run A:
## udp_ipv4_tx
module udp_ipv4_tx (
    input  wire             ap_clk,
    input  wire             ap_rst_n,
    input  wire  [31:0]     my_ip_addr,
    input  wire   [7:0]     ip_protocol,
    input  wire             s_axis_tx_meta_tvalid,
    output wire             s_axis_tx_meta_tready,
    input  wire [255:0]     s_axis_tx_meta_tdata,
    input  wire             s_axis_tx_data_tvalid,
    output wire             s_axis_tx_data_tready,
    input  wire  [63:0]     s_axis_tx_data_tdata,
    input  wire   [7:0]     s_axis_tx_data_tkeep,
    input  wire             s_axis_tx_data_tlast,
    output wire             m_axis_tx_data_tvalid,
    input  wire             m_axis_tx_data_tready,
    output wire   [63:0]    m_axis_tx_data_tdata,
    output wire    [7:0]    m_axis_tx_data_tkeep,
    output wire             m_axis_tx_data_tlast,
    output wire   [31:0]    datagrams_transmitted
);
Size in the first run: about 630 flip-flops, roughly 480 I/O pins, about 26,000 um2 of cells after synthesis.
clock: 5.0 ns
lec_check: 0
cap_margin: 20
cell_pad_in_sites_detail_placement: 2
core_margin: 2
core_utilization: 47
cts_cluster_diameter: 350
gpl_timing_driven: 0
place_density_lb_addon: 0.25
slew_margin: 20
run.sh (not shown) runs the stock make flow with config.mk's settings and CLKGATE_MAP_FILE=.
Run A did not make it past detailed placement, where a tool error ended it.
> inputs changed (run A -> run B)
- putting SETUP_SLACK_MARGIN at -0.1 where nothing was set
- clearing GPL_TIMING_DRIVEN, which used to be 0
- clearing CELL_PAD_IN_SITES_DETAIL_PLACEMENT, which used to be 2
- clearing PLACE_DENSITY_LB_ADDON, which used to be 0.25
- swapping 47 for 72 in CORE_UTILIZATION
- clearing CTS_CLUSTER_DIAMETER, which used to be 350
- swapping 5.0 for 1.17 in the clock period (ns, I/O delays scaled along)
### Flow results
- Taking run A as the reference, in run B row count shows a reduction of 20%; average instance area after synthesis has remained practically unchanged; width of the chip shrank by about 20%; number of input and output port buffers inserted now sits at about the same level.
- Number of primary I/O pins came out exactly the same in run B and run A.
- When run B is measured against run A, its total die size turns out 34% lower.
- The final reports for run B and run A show vertical die dimension lower in the former.
- Run B got as far as clock tree synthesis, where a tool error ended the run.
- Starting utilization of the core area: run B and run A compared, lower one is run A
#### Input delta (run C over run B)
- SETUP_SLACK_MARGIN now 0.91, was -0.1
- CTS_CLUSTER_SIZE now 50, previously not set
- PLACE_DENSITY now 0.35, previously not set
- the clock period (ns, I/O delays scaled along) now 3.34, was 1.17
Findings:
Each of run B and run C falls short of a clean finish.
Run C did not make it past global routing, where a tool error ended it.
FAIL run B @ clock tree synthesis: tool exited with error
Number of standard cells after synthesis came out exactly the same in run B and run C.
Run B → run C: worst slack at placement went up 2180 ps; cell area after placement went down 8.4%; mux cell area share after synthesis held.
From run C to run B, number of distinct library cell variants in the gate-level netlist after synthesis did not move at all.
From run B to run C, synthesized chip area reported by yosys did not move at all.
From run C to run B, total I/O pin count did not move at all.
Relative to run B, detailed placer's ending HPWL has decreased by 8400 um in run C.
Fraction of the mapped netlist area in adder cells came out exactly the same in run B and run C.
Final weighted congestion in routability-driven placement (higher): run B
Setup changes, run C to run D
- CTS_CLUSTER_DIAMETER newly set to 210
- SETUP_SLACK_MARGIN changed from 0.91 to 0.34
- CTS_CLUSTER_SIZE removed (was 50)
- the clock period (ns, I/O delays scaled along) changed from 3.34 to 1.17
Run D failed in clock tree synthesis with DPL-0038. The run showing the smaller placer's final routability congestion estimate is run C. From run D to run C, Yosys chip area did not move at all. Going from run C to run D, post-detailed-placement half-perimeter wirelength grew by more than 10%. Compared to run C, run D has area after detailed placement about 9% higher. Diff run C -> run D: synthesized area saw little to no change, pre-CTS worst setup slack decreased 2050 ps.
--- input diff run D..run E ---
- CORE_UTILIZATION changed from 72 to 29
- PLACE_DENSITY changed from 0.35 to 0.6
- CTS_CLUSTER_DIAMETER removed (was 210)
- SETUP_SLACK_MARGIN removed (was 0.34)
- the clock period (ns, I/O delays scaled along) changed from 1.17 to 6.19
## What came out
Run E finished every step from synthesis to the final layout, and the layout passed the timing, design-rule and antenna checks. As of run E, horizontal die size had risen by more than half compared to run D. The die used by run E is larger than the one used by run D. [compare] base=run D new=run E: post-place setup slack saw an increase, die height higher. Run E: placement row count is 59% higher than what run D reported. Re post-synthesis cell type count: no difference whatsoever between run E and run D. Summary of the comparison: global placer's final weighted congestion is lower in run E, relative to run D. Changes observed in run E relative to run D: post-synth design cell area held; post-placement cell area has decreased; pre-placement core utilization went down by 44 points; count of instantiated cells in the yosys netlist comparable.

* * *

Starting RTL as in the previous note.
Settings: LEC_CHECK=0, CAP_MARGIN=20, CORE_MARGIN=2, CORE_UTILIZATION=40, MAX_ROUTING_LAYER=met4, SETUP_SLACK_MARGIN=-0.27, SLEW_MARGIN=35, TNS_END_PERCENT=90; clock period 6.34 ns.
==> next run, changes <==
CORE_UTILIZATION = 27   (was 40)
MAX_ROUTING_LAYER = unset   (was met4)
PLACE_DENSITY = 0.6   (was unset)
SETUP_SLACK_MARGIN = unset   (was -0.27)
SLEW_MARGIN = 20   (was 35)
TNS_END_PERCENT = unset   (was 90)
clock period = 4.33 ns   (was 6.34 ns; I/O delays follow)
- critical path depth rises by 1
- routed wire length rises by 5.8%
- area after synthesis does not change
- total power rises by 50%
- utilization falls by 15 points
- sequential power rises by 46%
- clock power rises by 54%
- via count falls by 1.1%
==> next run, changes <==
CORE_UTILIZATION = 40   (was 27)
Effect:
- The new run passed the timing, design-rule and antenna checks
- hold slack is about the same
- total power shrinks by 2.6%
- sequential cell count does not change
- via count grows by 2.8%
- die area shrinks by 32%
- clock power shrinks by 6.1%
- area after synthesis is unchanged
- routed wire length shrinks by 4.4%
- worst setup slack loses 73 ps

* * *

== job 9387 ==
udp_ipv4_tx again, from the RTL that the note above started with.
Settings: LEC_CHECK=0, CAP_MARGIN=20, CELL_PAD_IN_SITES_DETAIL_PLACEMENT=0, CELL_PAD_IN_SITES_GLOBAL_PLACEMENT=0, CORE_ASPECT_RATIO=1.24, CORE_MARGIN=2, CORE_UTILIZATION=70, CTS_CLUSTER_DIAMETER=292, MAX_ROUTING_LAYER=met5, MIN_ROUTING_LAYER=met1, PLACE_DENSITY_LB_ADDON=0.26, SETUP_SLACK_MARGIN=0.46, SLEW_MARGIN=20; clock period 1.95 ns.
As the logs show, job 9387 stopped at global routing (5_1_grt) after a tool error, so it never reached the end of the flow.
Setup changes, job 9387 to job 323
# job 9387
export LEC_CHECK = 0
export CAP_MARGIN = 20
export CELL_PAD_IN_SITES_DETAIL_PLACEMENT = 0
export CELL_PAD_IN_SITES_GLOBAL_PLACEMENT = 0
export CORE_ASPECT_RATIO = 1.24
export CORE_MARGIN = 2
export CORE_UTILIZATION = 70
export CTS_CLUSTER_DIAMETER = 292
export MAX_ROUTING_LAYER = met5
export MIN_ROUTING_LAYER = met1
export PLACE_DENSITY_LB_ADDON = 0.26
export SETUP_SLACK_MARGIN = 0.46
export SLEW_MARGIN = 20
create_clock -name core_clock -period 1.95 [get_ports {ap_clk}]
# job 323
export LEC_CHECK = 0
export ABC_AREA = 1
export CAP_MARGIN = 20
export CELL_PAD_IN_SITES_DETAIL_PLACEMENT = 0
export CELL_PAD_IN_SITES_GLOBAL_PLACEMENT = 0
export CORE_ASPECT_RATIO = 0.94
export CORE_MARGIN = 2
export CORE_UTILIZATION = 68
export CTS_CLUSTER_DIAMETER = 292
export CTS_CLUSTER_SIZE = 19
export MAX_ROUTING_LAYER = met5
export MIN_ROUTING_LAYER = met1
export SLEW_MARGIN = 20
create_clock -name core_clock -period 2.99 [get_ports {ap_clk}]
[summary]
- To summarise job 323: no stage aborted, but the layout did not pass its checks, failing on setup timing.
- Job 323 against job 9387: share of synthesized area spent on multiplexers lost 1.9 points, initial standard-cell utilization of the core lost 2.2 points.
- Job 323 vs. job 9387: post-cts gate resize count shrank by 53%, area after synthesis shrank by 140 um^2, proportion of synthesized chip area in sequential cells grew by 0.31 points, distinct cell type count of the synthesized netlist shrank by 31, synthesized cell count grew by 7.6%.
Inputs modified between job 323 and job 359:
# job 323
export LEC_CHECK = 0
export ABC_AREA = 1
export CAP_MARGIN = 20
export CELL_PAD_IN_SITES_DETAIL_PLACEMENT = 0
export CELL_PAD_IN_SITES_GLOBAL_PLACEMENT = 0
export CORE_ASPECT_RATIO = 0.94
export CORE_MARGIN = 2
export CORE_UTILIZATION = 68
export CTS_CLUSTER_DIAMETER = 292
export CTS_CLUSTER_SIZE = 19
export MAX_ROUTING_LAYER = met5
export MIN_ROUTING_LAYER = met1
export SLEW_MARGIN = 20
create_clock -name core_clock -period 2.99 [get_ports {ap_clk}]
# job 359
export LEC_CHECK = 0
export ABC_AREA = 1
export CAP_MARGIN = 20
export CELL_PAD_IN_SITES_DETAIL_PLACEMENT = 0
export CELL_PAD_IN_SITES_GLOBAL_PLACEMENT = 0
export CORE_ASPECT_RATIO = 0.94
export CORE_MARGIN = 2
export CORE_UTILIZATION = 69
export CTS_CLUSTER_DIAMETER = 292
export CTS_CLUSTER_SIZE = 17
export MAX_ROUTING_LAYER = met5
export MIN_ROUTING_LAYER = met1
export SLEW_MARGIN = 20
create_clock -name core_clock -period 2.59 [get_ports {ap_clk}]
==> results <==
- Job 359 ran in full, but the layout does not pass; the checks complain about setup timing.
- In job 359 the total iterations of the first detailed-routing run turned out 1 lower than in job 323.
- In job 359 the total via count after detailed routing turned out 1617 higher than in job 323.
- Of job 359 and job 323, the run reporting the higher design internal power was job 359.
- Taking job 323 as the reference, in job 359 portion of the clock cycle consumed by the worst path in the final layout shows an increase of 30 points, hold slack shows a reduction of 9.3 ps, final critical path time including I/O delays and setup shows an increase of 330 ps, final layout net count shows an increase of 1.4%.
#### Input delta (job 3314 over job 359)
# job 359
export LEC_CHECK = 0
export ABC_AREA = 1
export CAP_MARGIN = 20
export CELL_PAD_IN_SITES_DETAIL_PLACEMENT = 0
export CELL_PAD_IN_SITES_GLOBAL_PLACEMENT = 0
export CORE_ASPECT_RATIO = 0.94
export CORE_MARGIN = 2
export CORE_UTILIZATION = 69
export CTS_CLUSTER_DIAMETER = 292
export CTS_CLUSTER_SIZE = 17
export MAX_ROUTING_LAYER = met5
export MIN_ROUTING_LAYER = met1
export SLEW_MARGIN = 20
create_clock -name core_clock -period 2.59 [get_ports {ap_clk}]
# job 3314
export LEC_CHECK = 0
export CAP_MARGIN = 20
export CORE_MARGIN = 2
export CORE_UTILIZATION = 68
export CTS_CLUSTER_SIZE = 17
export SETUP_SLACK_MARGIN = 0.7
export SLEW_MARGIN = 20
create_clock -name core_clock -period 2.42 [get_ports {ap_clk}]
[summary]
FAIL job 3314 @ global routing (5_1_grt): tool exited with error
Count of mapped cells out of synthesis ended up 216 lower on job 3314 than on job 359.
Taking job 359 as the reference, in job 3314 post-synthesis chip area from yosys shows an increase of about 0.56%, area fraction in xor and xnor cells shows an increase of 1.0 points, number of cells upsized or downsized after cts shows a reduction of 7, full die area shows an increase of 760 um^2.
Any difference in placed wire-length estimate between job 3314 and job 359 is small enough to ignore.
diff inputs: job 3314 => job 1843
# job 3314
export LEC_CHECK = 0
export CAP_MARGIN = 20
export CORE_MARGIN = 2
export CORE_UTILIZATION = 68
export CTS_CLUSTER_SIZE = 17
export SETUP_SLACK_MARGIN = 0.7
export SLEW_MARGIN = 20
create_clock -name core_clock -period 2.42 [get_ports {ap_clk}]
# job 1843
export LEC_CHECK = 0
export CAP_MARGIN = 20
export CORE_MARGIN = 2
export CORE_UTILIZATION = 56
export PLACE_DENSITY = 0.6
export SLEW_MARGIN = 20
create_clock -name core_clock -period 2.65 [get_ports {ap_clk}]
[summary]
- Job 3314 and job 1843: no clean run
- In job 1843 the implementation ran to completion but is not tape-out ready, as the final checks report setup timing.
- In the tables for job 3314 and job 1843, row count reads lower with job 3314.
- Looking at chip area, job 1843 sits 21% above job 3314.
- The cell total after placement reported for job 1843 is greater than that of job 3314 by 123.
- Compared with job 3314, job 1843 shows buffer count from post-CTS setup fixing lower by 1.
Here is what was changed in the inputs of job 5616 compared with job 1843.
# job 1843
export LEC_CHECK = 0
export CAP_MARGIN = 20
export CORE_MARGIN = 2
export CORE_UTILIZATION = 56
export PLACE_DENSITY = 0.6
export SLEW_MARGIN = 20
create_clock -name core_clock -period 2.65 [get_ports {ap_clk}]
# job 5616
export LEC_CHECK = 0
export CAP_MARGIN = 20
export CELL_PAD_IN_SITES_DETAIL_PLACEMENT = 2
export CORE_MARGIN = 2
export CORE_UTILIZATION = 40
export CTS_CLUSTER_DIAMETER = 350
export PLACE_DENSITY = 0.6
export SLEW_MARGIN = 20
create_clock -name core_clock -period 5.0 [get_ports {ap_clk}]
Notes after the runs:
What the final checks of job 1843 revealed, after a flow that finished every stage, was a layout that fails on setup timing. No crash in job 5616: every stage finished, but the layout fails its final checks due to setup timing. Compare job 1843 and job 5616 | depth of the worst register-to-register path lower: job 5616. Sort job 1843 and job 5616 by share of power burned in the clock network desc -> top: job 5616. From job 1843 to job 5616 the numbers moved as follows: critical path depth -2; routed length per placed instance moved up; total power draw went down 44%; number of clock buffers in the layout increased about 15%.

* * *

udp_ipv4_tx again, from the RTL that the note above started with.
export LEC_CHECK = 0
export ABC_AREA = 1
export CAP_MARGIN = 20
export CELL_PAD_IN_SITES_DETAIL_PLACEMENT = 0
export CELL_PAD_IN_SITES_GLOBAL_PLACEMENT = 0
export CORE_ASPECT_RATIO = 1.24
export CORE_MARGIN = 2
export CORE_UTILIZATION = 72
export CTS_CLUSTER_DIAMETER = 292
export CTS_CLUSTER_SIZE = 17
export HOLD_SLACK_MARGIN = 0.3
export MAX_ROUTING_LAYER = met5
export MIN_ROUTING_LAYER = met1
export PLACE_DENSITY_LB_ADDON = 0.26
export SLEW_MARGIN = 20
create_clock -name core_clock -period 3.01 [get_ports {ap_clk}]
The starting point completed, yet does not pass: setup timing.
Then changed:
CTS_CLUSTER_DIAMETER = 371   (was 292)
CTS_CLUSTER_SIZE = unset   (was 17)
HOLD_SLACK_MARGIN = unset   (was 0.3)
SETUP_SLACK_MARGIN = -0.09   (was unset)
clock period = 1.66 ns   (was 3.01 ns; I/O delays follow)
=> With this change the flow failed in clock tree synthesis; die size stays the same; synthesized cell count is unchanged; area after synthesis does not change.
Then changed:
CORE_UTILIZATION = 58   (was 72)
CTS_CLUSTER_DIAMETER = 292   (was 371)
CTS_CLUSTER_SIZE = 17   (was unset)
SETUP_SLACK_MARGIN = unset   (was -0.09)
clock period = 2.59 ns   (was 1.66 ns; I/O delays follow)
=>
- With this change the flow finished with setup timing left
- synthesized area stays the same
- synthesized cell count stays the same
- die size goes up by 24%

* * *

## job 101
Starting RTL as in the previous note.
clock: 3.08 ns
lec_check: 0
cap_margin: 20
cell_pad_in_sites_detail_placement: 0
cell_pad_in_sites_global_placement: 2
core_aspect_ratio: 1.24
core_margin: 2
core_utilization: 34
cts_cluster_diameter: 292
max_routing_layer: met5
min_routing_layer: met1
place_density_lb_addon: 0.26
slew_margin: 20
Nothing crashed in job 101 and all stages finished; the problem is that the final layout failed, the offending checks being setup timing.
Edits applied to the flow inputs when going from job 101 to job 102:
# job 101
export LEC_CHECK = 0
export CAP_MARGIN = 20
export CELL_PAD_IN_SITES_DETAIL_PLACEMENT = 0
export CELL_PAD_IN_SITES_GLOBAL_PLACEMENT = 2
export CORE_ASPECT_RATIO = 1.24
export CORE_MARGIN = 2
export CORE_UTILIZATION = 34
export CTS_CLUSTER_DIAMETER = 292
export MAX_ROUTING_LAYER = met5
export MIN_ROUTING_LAYER = met1
export PLACE_DENSITY_LB_ADDON = 0.26
export SLEW_MARGIN = 20
create_clock -name core_clock -period 3.08 [get_ports {ap_clk}]
# job 102
export LEC_CHECK = 0
export ABC_AREA = 1
export CAP_MARGIN = 20
export CELL_PAD_IN_SITES_DETAIL_PLACEMENT = 0
export CELL_PAD_IN_SITES_GLOBAL_PLACEMENT = 0
export CORE_ASPECT_RATIO = 1.24
export CORE_MARGIN = 2
export CORE_UTILIZATION = 72
export CTS_CLUSTER_DIAMETER = 29
export CTS_CLUSTER_SIZE = 17
export HOLD_SLACK_MARGIN = 0.3
export MAX_ROUTING_LAYER = met5
export MIN_ROUTING_LAYER = met1
export PLACE_DENSITY_LB_ADDON = 0.26
export SETUP_SLACK_MARGIN = 0.77
export SLEW_MARGIN = 20
create_clock -name core_clock -period 2.62 [get_ports {ap_clk}]
--- outcome ---
- None of the runs job 101 and job 102 ends with a clean layout.
- [job 101] flow finished | final checks: failed | reasons: setup timing
- For job 102, the flow was terminated by a tool error in clock tree synthesis and produced no final design.
- Diff job 101 -> job 102 | yosys synthesis chip area | decrease of 0.55%
- Number of cell instances after yosys synthesis ended up 216 higher on job 102 than on job 101.
- Site row count delta for job 102 relative to job 101: 35 lower
- Note that the placeable core region recorded for job 101 amounts to 2.1 times the value seen in job 102.
- Area of the mapped netlist for job 102: 0.55% down relative to job 101
- The share of synthesized cell area in full adder, half adder and majority cells on job 101 is in line with that on job 102.
- Taking job 102 as 1.0, job 101 lands at 1.08 on number of placed cells counting well taps.
- Die span in y in job 102 vs job 101: down 31%
Power and IR drop assume default switching activity.
